## fp_multiplier
module fp_multiplier(input [31:0] a,input [31:0] b,output [31:0]out,input clk,
	input rst,input in_valid,output out_valid);
Size in the first run: ~100 I/O pins.
Settings: LEC_CHECK=0, ABC_AREA=0, CAP_MARGIN=10, CELL_PAD_IN_SITES_DETAIL_PLACEMENT=0, CELL_PAD_IN_SITES_GLOBAL_PLACEMENT=1, CORE_MARGIN=2, CORE_UTILIZATION=72, CTS_CLUSTER_DIAMETER=93, CTS_CLUSTER_SIZE=32, GPL_ROUTABILITY_DRIVEN=0, MAX_ROUTING_LAYER=met4, MIN_ROUTING_LAYER=met1, PLACE_DENSITY_LB_ADDON=0.0, SETUP_SLACK_MARGIN=0.22, SLEW_MARGIN=15; clock period 2.02 ns.
run.sh (not shown) runs the stock make flow with config.mk's settings and CLKGATE_MAP_FILE=.
The baseline reached the layout checks and failed them: negative setup slack.
Change:
Settings changed: CAP_MARGIN 10 to 20, CELL_PAD_IN_SITES_DETAIL_PLACEMENT 0 to default, CELL_PAD_IN_SITES_GLOBAL_PLACEMENT 1 to default, CTS_CLUSTER_DIAMETER 93 to default, CTS_CLUSTER_SIZE 32 to 39, GPL_ROUTABILITY_DRIVEN 0 to default, MAX_ROUTING_LAYER met4 to default, MIN_ROUTING_LAYER met1 to default, SETUP_SLACK_MARGIN 0.22 to 0.39, SLEW_MARGIN 15 to 20.
Clock period 2.02 ns to 1.35 ns, I/O delays scaled along.
Result: The changed run completed, yet does not pass: negative setup slack. Clock skew rises by 0.0050 ns. Global-route usage is higher by 4.7 points. Flip-flop count is unchanged. Clock-buffer cell count came out higher by 242. Hold slack loses 0.050 ns. Sequential share of layout area fell by 5.2 points. Combinational power goes up by about 80%. Critical path depth does not change. Worst setup slack got worse by 1.0 ns.
Change:
Settings changed: ABC_AREA 0 to 1, CAP_MARGIN 20 to 10, CELL_PAD_IN_SITES_DETAIL_PLACEMENT from default to 0, CTS_CLUSTER_DIAMETER from default to 93, CTS_CLUSTER_SIZE 39 to 32, GPL_ROUTABILITY_DRIVEN from default to 1, MIN_ROUTING_LAYER from default to met1, PLACE_DENSITY from default to 0.42, PLACE_DENSITY_LB_ADDON 0.0 to default, SETUP_SLACK_MARGIN 0.39 to 0.08, SLEW_MARGIN 20 to 15.
The changed run finished but fails on negative setup slack.
Global-route usage went down by 4.4 points.
Die size rose by 1.8%.
Clock skew is about the same.
Area after synthesis goes up by about 1.8%.

* * *

fp_multiplier again, from the RTL that the note above started with.
clock: 1.65 ns
lec_check: 0
abc_area: 0
cap_margin: 20
cell_pad_in_sites_detail_placement: 2
core_margin: 8
core_utilization: 56
gpl_timing_driven: 1
max_routing_layer: met5
place_density_lb_addon: 0.0
setup_slack_margin: 0.13
slew_margin: 30
tns_end_percent: 15
The starting point aborted during clock tree synthesis.
Change:
- ABC_AREA: 0 -> 1
- CELL_PAD_IN_SITES_DETAIL_PLACEMENT: 2 -> unset
- CORE_MARGIN: 8 -> 2
- CORE_UTILIZATION: 56 -> 72
- CTS_CLUSTER_SIZE: unset -> 53
- GPL_TIMING_DRIVEN: 1 -> unset
- MAX_ROUTING_LAYER: met5 -> unset
- PLACE_DENSITY: unset -> 0.95
- PLACE_DENSITY_LB_ADDON: 0.0 -> unset
- SETUP_SLACK_MARGIN: 0.13 -> 0.4
- SLEW_MARGIN: 30 -> 20
- TNS_END_PERCENT: 15 -> unset
- clock period: 1.65 -> 1.35 ns (I/O delays scaled with it)
This time the run failed in global routing.
Synthesized area rose by 1.8%.
Synthesized cell count rose by 25%.
Die area fell by 26%.
Change:
- PLACE_DENSITY: 0.95 -> 0.67
- SETUP_SLACK_MARGIN: 0.4 -> unset
What happened: Now the flow finished with negative setup slack left. Synthesized area does not change. Die size stays the same. Synthesized cell count stays the same.
Change:
- ABC_AREA: 1 -> unset
- CELL_PAD_IN_SITES_DETAIL_PLACEMENT: unset -> 2
- CORE_UTILIZATION: 72 -> 40
- CTS_CLUSTER_DIAMETER: unset -> 70
- CTS_CLUSTER_SIZE: 53 -> unset
- GPL_ROUTABILITY_DRIVEN: unset -> 0
- HOLD_SLACK_MARGIN: unset -> -0.04
- PLACE_DENSITY: 0.67 -> unset
- TNS_END_PERCENT: unset -> 15
After rerunning: The changed run finished but fails on negative setup slack; wire length rose by 82%; setup slack loses 0.61 ns; core utilization fell by 36 points; area after synthesis fell by 1.8%; via count fell by 3.1%; combinational power rose by 32%; flip-flop count stays the same.
Change:
- ABC_AREA: unset -> 1
- CELL_PAD_IN_SITES_DETAIL_PLACEMENT: 2 -> unset
- CORE_ASPECT_RATIO: unset -> 1.81
- CORE_UTILIZATION: 40 -> 72
- CTS_CLUSTER_DIAMETER: 70 -> unset
- CTS_CLUSTER_SIZE: unset -> 53
- GPL_ROUTABILITY_DRIVEN: 0 -> unset
- HOLD_SLACK_MARGIN: -0.04 -> unset
- PLACE_DENSITY: unset -> 0.36
- TNS_END_PERCENT: 15 -> unset
- The new run reached the layout checks and failed them: negative setup slack
- hold slack improved by 0.094 ns
- area after synthesis goes up slightly
- setup slack improved by 0.67 ns
- cell area fell slightly
Change:
- CORE_ASPECT_RATIO: 1.81 -> unset
- CTS_CLUSTER_SIZE: 53 -> unset
- PLACE_DENSITY: 0.36 -> unset
- clock period: 1.35 -> 1.75 ns (I/O delays scaled with it)
What happened: The new run reached the layout checks and failed them: negative setup slack; final cell count goes up slightly; clock skew shrinks by 0.022 ns; maximum frequency rose slightly; non-clock buffer count goes down by 32.

* * *

fp_multiplier again, from the RTL that the note above started with.
==> flow/config.mk <==
export PLATFORM = sky130hd
export DESIGN_NAME = fp_multiplier
export DESIGN_NICKNAME = fp_multiplier
export VERILOG_FILES = /design/flow/design.v
export SDC_FILE = /design/flow/constraint.sdc
export NUM_CORES = 4
export LEC_CHECK = 0
export ABC_AREA = 0
export CAP_MARGIN = 10
export CELL_PAD_IN_SITES_DETAIL_PLACEMENT = 0
export CORE_MARGIN = 2
export CORE_UTILIZATION = 59
export CTS_CLUSTER_DIAMETER = 199
export GPL_ROUTABILITY_DRIVEN = 1
export MIN_ROUTING_LAYER = met1
export SETUP_SLACK_MARGIN = 0.47
export SLEW_MARGIN = 15
==> flow/constraint.sdc <==
create_clock -name core_clock -period 3.07 [get_ports {clk}]
set_input_delay 0.6140 -clock core_clock [delete_from_list [all_inputs] [get_ports {clk}]]
set_output_delay 0.6140 -clock core_clock [all_outputs]
set_load 0.01 [all_outputs]
The baseline produced a clean layout.
==> next run, changes <==
- CAP_MARGIN: 10 -> 20
- CELL_PAD_IN_SITES_GLOBAL_PLACEMENT: not set -> 3
- CORE_ASPECT_RATIO: not set -> 1.01
- CORE_UTILIZATION: 59 -> 69
- CTS_CLUSTER_DIAMETER: 199 -> 313
- CTS_CLUSTER_SIZE: not set -> 16
- GPL_ROUTABILITY_DRIVEN: 1 -> 0
- GPL_TIMING_DRIVEN: not set -> 0
- HOLD_SLACK_MARGIN: not set -> 0.17
- MAX_ROUTING_LAYER: not set -> met4
- PLACE_DENSITY_LB_ADDON: not set -> 0.25
- TNS_END_PERCENT: not set -> 25
=> The new run did not get past global placement without I/O (3_1_place_gp_skip_io) on FLW-0024; synthesized area stays the same; synthesized cell count does not change; die area goes down by about a fifth.

* * *

fp_multiplier again, from the RTL that the note above started with.
clock: 2.02 ns
lec_check: 0
abc_area: 0
cap_margin: 10
cell_pad_in_sites_detail_placement: 0
core_aspect_ratio: 0.8
core_margin: 2
core_utilization: 72
cts_cluster_diameter: 362
cts_cluster_size: 32
gpl_routability_driven: 1
min_routing_layer: met1
place_density_lb_addon: 0.0
setup_slack_margin: 0.58
slew_margin: 15
The first run finished with negative setup slack left.
==> next run, changes <==
- ABC_AREA: 0 -> 1
- CAP_MARGIN: 10 -> 20
- CELL_PAD_IN_SITES_DETAIL_PLACEMENT: 0 -> not set
- CORE_ASPECT_RATIO: 0.8 -> not set
- CORE_MARGIN: 2 -> 6
- CORE_UTILIZATION: 72 -> 15
- CTS_CLUSTER_DIAMETER: 362 -> not set
- CTS_CLUSTER_SIZE: 32 -> 88
- GPL_ROUTABILITY_DRIVEN: 1 -> not set
- HOLD_SLACK_MARGIN: not set -> 0.05
- PLACE_DENSITY_LB_ADDON: 0.0 -> 0.08
- SETUP_SLACK_MARGIN: 0.58 -> not set
- SLEW_MARGIN: 15 -> 40
- TNS_END_PERCENT: not set -> 95
Effect: With this change the flow completed without violations; sequential power barely changes; clock-buffer cell count rises by 349; sequential share of layout area shrinks by 11 points; non-clock buffer count goes up by 25; wire length came out higher by 53%; flip-flop count stays the same; via count is higher by 19%; design area went up by 20%; utilization goes down by 60 points; die area rises to 4.9 times its value; register-to-register slack is better by 430 ps.
==> next run, changes <==
- ABC_AREA: 1 -> not set
- CORE_MARGIN: 6 -> 2
- CORE_UTILIZATION: 15 -> 40
- CTS_CLUSTER_SIZE: 88 -> not set
- HOLD_SLACK_MARGIN: 0.05 -> not set
- MIN_ROUTING_LAYER: met1 -> not set
- PLACE_DENSITY_LB_ADDON: 0.08 -> not set
- SLEW_MARGIN: 40 -> 20
- TNS_END_PERCENT: 95 -> not set
- clock period: 2.02 -> 2.5 ns (I/O delays scaled with it)
Outcome:
- The changed run finished with timing, DRC and antenna clean
- clock power decreases by 34%
- routed wire length shrinks by 36%
- sequential share of layout area rises by 5.9 points
- power decreases by 27%
==> next run, changes <==
- ABC_AREA: not set -> 1
- CORE_UTILIZATION: 40 -> 72
- CTS_CLUSTER_SIZE: not set -> 39
- PLACE_DENSITY: not set -> 0.36
- clock period: 2.5 -> 1.35 ns (I/O delays scaled with it)
Result:
- The changed run completed and failed the layout checks on negative setup slack
- total power rises by 84%
- combinational power came out higher by 130%
- hold slack gets worse by 15 ps
- utilization is higher by 37 points
- area after synthesis rises by about 1.8%
- via count came out higher by about 20%
- design area goes up by 0.74%
- synthesized cell count came out higher by about 25%
- die size shrinks by 43%

* * *

harbor:
fp_multiplier again, from the RTL that the note above started with.
make LEC_CHECK=0 CAP_MARGIN=20 CORE_MARGIN=2 CORE_UTILIZATION=72 CTS_CLUSTER_SIZE=42 PLACE_DENSITY_LB_ADDON=0.0 SETUP_SLACK_MARGIN=0.56 SLEW_MARGIN=20 finish   # period 1.95 ns
harbor completed end to end; final checks failed (setup timing).
The inputs of cedar differ from those of harbor as listed below.
# harbor
export LEC_CHECK = 0
export CAP_MARGIN = 20
export CORE_MARGIN = 2
export CORE_UTILIZATION = 72
export CTS_CLUSTER_SIZE = 42
export PLACE_DENSITY_LB_ADDON = 0.0
export SETUP_SLACK_MARGIN = 0.56
export SLEW_MARGIN = 20
create_clock -name core_clock -period 1.95 [get_ports {clk}]
# cedar
export LEC_CHECK = 0
export CAP_MARGIN = 20
export CORE_MARGIN = 2
export CORE_UTILIZATION = 63
export SLEW_MARGIN = 20
create_clock -name core_clock -period 1.32 [get_ports {clk}]
==> comparison <==
| cedar | all stages done | FAIL | setup timing |
cedar vs harbor, launching instance or port of the critical path: side.da[128] vs side.db[126]
Finished layout cell area, cedar and harbor: smaller value in harbor
Number of tap instances was higher in the run labelled cedar.
Final HPWL from detailed placement (cedar over harbor): decrease, 0.33%
harbor ended up with sky130_fd_sc_hd__dfxtp_4 as its slowest stage cell on the critical path; cedar ended up with sky130_fd_sc_hd__or3b_4.
Compared with harbor, cedar shows a fraction of area in multi-input gates that is 0.46 points lower.
In cedar the setup slack after layout turned out 0.46 ns lower than in harbor.
After detailed routing, harbor needs more wire than cedar.
The via count reported for cedar is lower than the one for harbor.
Modified inputs, sierra compared to cedar
# cedar
export LEC_CHECK = 0
export CAP_MARGIN = 20
export CORE_MARGIN = 2
export CORE_UTILIZATION = 63
export SLEW_MARGIN = 20
create_clock -name core_clock -period 1.32 [get_ports {clk}]
# sierra
export LEC_CHECK = 0
export CAP_MARGIN = 20
export CORE_MARGIN = 2
export CORE_UTILIZATION = 40
export SLEW_MARGIN = 20
create_clock -name core_clock -period 2.41 [get_ports {clk}]
Notes after the runs:
Every stage of the flow completed for sierra, and the final layout passed the timing, design-rule and antenna checks. For the slack of the worst reg-to-reg path, sierra came in 0.98 ns higher than cedar did. sierra can be clocked slower than cedar. sierra — global-route usage 7.0 points lower, cedar as reference. sierra vs cedar, die area went up by 67000 um2. Setup WNS cedar -> sierra: better. More vias were needed by cedar than by sierra. cedar -> sierra: filler cell count in the final layout increased by more than 100%. Min portion of total power attributed to the clock network across sierra and cedar: cedar. Of sierra and cedar, it is sierra that has the lower detailed-route wire length. In the tables for sierra and cedar, post-layout instance count excluding filler cells reads higher with sierra.
Edits applied to the flow inputs when going from sierra to quartz:
# sierra
export LEC_CHECK = 0
export CAP_MARGIN = 20
export CORE_MARGIN = 2
export CORE_UTILIZATION = 40
export SLEW_MARGIN = 20
create_clock -name core_clock -period 2.41 [get_ports {clk}]
# quartz
export LEC_CHECK = 0
export CAP_MARGIN = 20
export CORE_ASPECT_RATIO = 1.74
export CORE_MARGIN = 2
export CORE_UTILIZATION = 40
export CTS_CLUSTER_DIAMETER = 278
export HOLD_SLACK_MARGIN = 0.11
export MIN_ROUTING_LAYER = met2
export SLEW_MARGIN = 20
create_clock -name core_clock -period 1.41 [get_ports {clk}]
Findings:
- quartz had finished all stages when the layout checks came back failing, citing setup timing.
- In the metrics for quartz and sierra, the one carrying the lower cell count is sierra.
- Relative to sierra, switching power of the nets has increased by 18000 uW in quartz.
- STATUS wire length after detailed routing: quartz loses against sierra
Power figures rest on the tool's default switching activity, not on a simulated workload.
